== oak ==
==> flow/design.v (excerpt) <==
module complex_multiplier#(parameter INPUT_DATA_WIDTH = 16)
    (
        input  wire                                    i_clk,
        input  wire                                    i_rst,
        input  wire signed [INPUT_DATA_WIDTH-1:0]      i_real_h,
        input  wire signed [INPUT_DATA_WIDTH-1:0]      i_imag_h,
        input  wire signed [INPUT_DATA_WIDTH-1:0]      i_real_y,
        input  wire signed [INPUT_DATA_WIDTH-1:0]      i_imag_y,
        output reg  signed [INPUT_DATA_WIDTH*2:0]      o_real,
        output reg  signed [INPUT_DATA_WIDTH*2:0]      o_imag
    );
clock: 5.55 ns
lec_check: 0
cap_margin: 20
cell_pad_in_sites_global_placement: 1
core_margin: 2
core_utilization: 72
cts_cluster_size: 54
hold_slack_margin: -0.1
place_density_lb_addon: 0.18
setup_slack_margin: 1.64
slew_margin: 15
run.sh (not shown) runs the stock make flow with config.mk's settings and CLKGATE_MAP_FILE=.
oak did not make it past global placement without I/O (3_1_place_gp_skip_io), where a tool error ended it.
--- input diff oak..pine ---
--- a/flow/config.mk
+++ b/flow/config.mk
@@ -7,0 +8 @@
+export ABC_AREA = 1
@@ -9 +9,0 @@
-export CELL_PAD_IN_SITES_GLOBAL_PLACEMENT = 1
@@ -12,5 +12 @@
-export CTS_CLUSTER_SIZE = 54
-export HOLD_SLACK_MARGIN = -0.1
-export PLACE_DENSITY_LB_ADDON = 0.18
-export SETUP_SLACK_MARGIN = 1.64
-export SLEW_MARGIN = 15
+export SLEW_MARGIN = 20
==> flow/constraint.sdc <==
create_clock -name core_clock -period 10.9 [get_ports {i_clk}]
set_input_delay 2.1800 -clock core_clock [delete_from_list [all_inputs] [get_ports {i_clk}]]
set_output_delay 2.1800 -clock core_clock [all_outputs]
set_load 0.01 [all_outputs]
Notes after the runs:
- The remaining runs in oak and pine completed every stage, whereas oak halted early.
- The flow ended early for oak: it failed with a tool error in global placement without I/O (3_1_place_gp_skip_io).
- pine against oak: average cell area after synthesis went down, width of the die went up, total number of placement rows went up.
- Summary: with oak as the reference, synthesized cell count in pine moved up by more than a quarter.
- Summary — die area, pine relative to oak: higher, by about 11%.
- Synthesized net count, pine vs oak: up by more than a quarter
- Comparing pine and oak, area fraction in compound gates after synthesis is higher on oak.
- Looking at fraction of synthesized cell area in xor and xnor cells, pine sits 2.8 points below oak.
- oak → pine: share of synthesized cell area in full adder, half adder and majority cells -5.5 points, area after synthesis higher.
- Against oak, floorplan core area in pine rose by more than 10%.
Here is what was changed in the inputs of birch compared with pine.
--- a/flow/config.mk
+++ b/flow/config.mk
@@ -8 +7,0 @@
-export ABC_AREA = 1
@@ -11,0 +11,3 @@
+export CTS_CLUSTER_DIAMETER = 269
+export CTS_CLUSTER_SIZE = 93
+export PLACE_DENSITY = 0.39
@@ -12,0 +15 @@
+export TNS_END_PERCENT = 5
==> flow/constraint.sdc <==
create_clock -name core_clock -period 5.24 [get_ports {i_clk}]
set_input_delay 1.0480 -clock core_clock [delete_from_list [all_inputs] [get_ports {i_clk}]]
set_output_delay 1.0480 -clock core_clock [all_outputs]
set_load 0.01 [all_outputs]
### Flow results
Per the comparison of birch with pine, share of the clock period used by the worst path after layout rose by 55 points; count of TritonRoute iterations in the first routing pass went up. Per the comparison of birch with pine, final design instance area without fill moved up, share of cell area taken by muxes after synthesis moved up, signal arrival time at the worst endpoint moved down, final RePlAce weighted congestion moved down. pine finished every stage and its layout cleared the timing, design-rule and antenna checks. birch ran in full, but the layout does not pass; the checks complain about negative setup slack.
The inputs of maple differ from those of birch as listed below.
--- a/flow/config.mk
+++ b/flow/config.mk
@@ -10,4 +10 @@
-export CORE_UTILIZATION = 72
-export CTS_CLUSTER_DIAMETER = 269
-export CTS_CLUSTER_SIZE = 93
-export PLACE_DENSITY = 0.39
+export CORE_UTILIZATION = 42
@@ -15 +11,0 @@
-export TNS_END_PERCENT = 5
==> flow/constraint.sdc <==
create_clock -name core_clock -period 9.0 [get_ports {i_clk}]
set_input_delay 1.8000 -clock core_clock [delete_from_list [all_inputs] [get_ports {i_clk}]]
set_output_delay 1.8000 -clock core_clock [all_outputs]
set_load 0.01 [all_outputs]
Of birch and maple, maple shows the lower design area, with birch above it.
Of birch and maple, the lower required time at the worst-slack endpoint belongs to birch.
maple ran to completion and came out clean on the timing, design-rule and antenna checks.
Taking birch as the reference, in maple largest clock skew in the final design went up; worst hold slack after final layout went up; routed wire length went down 52000 um; overall via count from detail_route went down.
Looking at area added between synthesis and finish across birch and maple, the one that comes out lower is maple.
birch -> maple: sequential cell count delta 0, exact match
Final-stage net count: maple < birch


complex_multiplier again, from the RTL that the note above started with.
// complex_multiplier
module complex_multiplier#(parameter INPUT_DATA_WIDTH = 16)
    (
        input  wire                                    i_clk,
        input  wire                                    i_rst,
        input  wire signed [INPUT_DATA_WIDTH-1:0]      i_real_h,
        input  wire signed [INPUT_DATA_WIDTH-1:0]      i_imag_h,
        input  wire signed [INPUT_DATA_WIDTH-1:0]      i_real_y,
        input  wire signed [INPUT_DATA_WIDTH-1:0]      i_imag_y,
        output reg  signed [INPUT_DATA_WIDTH*2:0]      o_real,
        output reg  signed [INPUT_DATA_WIDTH*2:0]      o_imag
    );
Settings: LEC_CHECK=0, CAP_MARGIN=20, CELL_PAD_IN_SITES_GLOBAL_PLACEMENT=0, CORE_MARGIN=8, CORE_UTILIZATION=70, CTS_CLUSTER_DIAMETER=349, CTS_CLUSTER_SIZE=39, PLACE_DENSITY=0.64, SETUP_SLACK_MARGIN=0.67, SLEW_MARGIN=5; clock period 4.08 ns.
The starting point died in global routing with ODB-0269.
Next try:
- CORE_MARGIN: 8 -> 2
- CORE_UTILIZATION: 70 -> 72
- CTS_CLUSTER_DIAMETER: 349 -> unset
- CTS_CLUSTER_SIZE: 39 -> 54
- PLACE_DENSITY: 0.64 -> unset
- SETUP_SLACK_MARGIN: 0.67 -> 1.93
- SLEW_MARGIN: 5 -> 15
- clock period: 4.08 -> 6.88 ns (I/O delays scaled with it)
Result: The new run failed in global routing (GRT-0232). Area after synthesis is unchanged. Die size decreases by roughly a tenth. Synthesized cell count stays the same.
Next try:
- CAP_MARGIN: 20 -> 40
- CELL_PAD_IN_SITES_GLOBAL_PLACEMENT: 0 -> unset
- CTS_CLUSTER_SIZE: 54 -> unset
- MAX_ROUTING_LAYER: unset -> met4
- PLACE_DENSITY: unset -> 0.7
- SETUP_SLACK_MARGIN: 1.93 -> unset
- SLEW_MARGIN: 15 -> 20
The changed run ran to the end with violations: setup timing.
Die area stays the same.
Synthesized area stays the same.
Synthesized cell count stays the same.
Next try:
- CAP_MARGIN: 40 -> 20
- CORE_UTILIZATION: 72 -> 40
- MAX_ROUTING_LAYER: met4 -> unset
- PLACE_DENSITY: 0.7 -> unset
- clock period: 6.88 -> 10.0 ns (I/O delays scaled with it)
What happened:
- The new run passed the timing, design-rule and antenna checks
- final area decreases by 14%
- non-clock buffer count fell by 698
- global-route usage came out lower by 27 points
- worst setup slack improved by 1.3 ns
- routed wire length falls by 27%
- via count fell by 21%
- synthesized cell count is unchanged
- count of clock-buffer cells in the layout rises by 1
- worst hold slack improved by 0.047 ns
Next try:
- MAX_ROUTING_LAYER: unset -> met4
- PLACE_DENSITY_LB_ADDON: unset -> 0.12
Result: Critical path depth goes down by 1; wire length goes up by a few percent; cell count hardly moves; synthesized cell count is unchanged.


Starting RTL as in the previous note.
export LEC_CHECK = 0
export CAP_MARGIN = 20
export CELL_PAD_IN_SITES_GLOBAL_PLACEMENT = 0
export CORE_MARGIN = 2
export CORE_UTILIZATION = 72
export CTS_CLUSTER_DIAMETER = 349
export CTS_CLUSTER_SIZE = 39
export PLACE_DENSITY = 0.64
export SETUP_SLACK_MARGIN = 1.14
export SLEW_MARGIN = 5
create_clock -name core_clock -period 4.08 [get_ports {i_clk}]
The first run did not get past 5_1_grt (GRT-0116).
==> next run, changes <==
CELL_PAD_IN_SITES_GLOBAL_PLACEMENT = default   (was 0)
CORE_UTILIZATION = 40   (was 72)
CTS_CLUSTER_DIAMETER = default   (was 349)
CTS_CLUSTER_SIZE = default   (was 39)
PLACE_DENSITY = default   (was 0.64)
SETUP_SLACK_MARGIN = default   (was 1.14)
SLEW_MARGIN = 20   (was 5)
clock period = 9.0 ns   (was 4.08 ns; I/O delays follow)
Outcome: The changed run completed with no timing, DRC or antenna violations. Die size rises by 79%. Synthesized area is unchanged. Synthesized cell count stays the same.


## JK
Starting RTL as in the previous note.
Settings: LEC_CHECK=0, ABC_AREA=1, CAP_MARGIN=20, CORE_MARGIN=2, CORE_UTILIZATION=72, CTS_CLUSTER_DIAMETER=229, CTS_CLUSTER_SIZE=98, PLACE_DENSITY=0.38, SETUP_SLACK_MARGIN=-0.24, SLEW_MARGIN=20, TNS_END_PERCENT=10; clock period 4.62 ns.
No final results exist for JK, since it was stopped by error GRT-0232 during 5_1_grt.
For MS, these inputs were changed with respect to JK:
- clearing SETUP_SLACK_MARGIN, which used to be -0.24
- clearing ABC_AREA, which used to be 1
- swapping 98 for 97 in CTS_CLUSTER_SIZE
- swapping 229 for 363 in CTS_CLUSTER_DIAMETER
- swapping 4.62 for 5.0 in the clock period (ns, I/O delays scaled along)
## What came out
The remaining runs in JK and MS completed every stage, whereas JK halted early.
JK got as far as 5_1_grt, where a tool error ended the run.
MS against JK: fraction of the mapped netlist area in simple logic gates down 5.7 points; synthesized-area fraction occupied by xor and xnor cells rose by 2.8 points; final weighted congestion in routability-driven placement now smaller.
MS has die area below what JK had.
Diff JK -> MS: total cell area at the placement stage shows a reduction of about 9%, number of distinct library cell variants in the gate-level netlist after synthesis shows an increase of 37, synthesized cell area shows a reduction of 5200 sq um.
The following lists how AL was set up differently from MS:
- CORE_UTILIZATION now 40, was 72
- PLACE_DENSITY no longer set, was 0.38
- TNS_END_PERCENT no longer set, was 10
- CTS_CLUSTER_DIAMETER no longer set, was 363
- CTS_CLUSTER_SIZE no longer set, was 97
- the clock period (ns, I/O delays scaled along) now 5.42, was 5.0
### Flow results
AL ran in full, but the layout does not pass; the checks complain about setup timing.
Of MS and AL, the higher number of buffers and inverters on the critical path belongs to MS.
AL — layout-stage area growth over the synthesis result 9.9 points higher, MS as reference
AL reports a higher slack of the critical path than MS does.
Looking at MS and AL, the and-or/or-and share of the synthesized area is a wash.
When the final numbers for MS and AL were put side by side, the clock insertion delay at the later pin of the skew report turned out to be greater in MS.
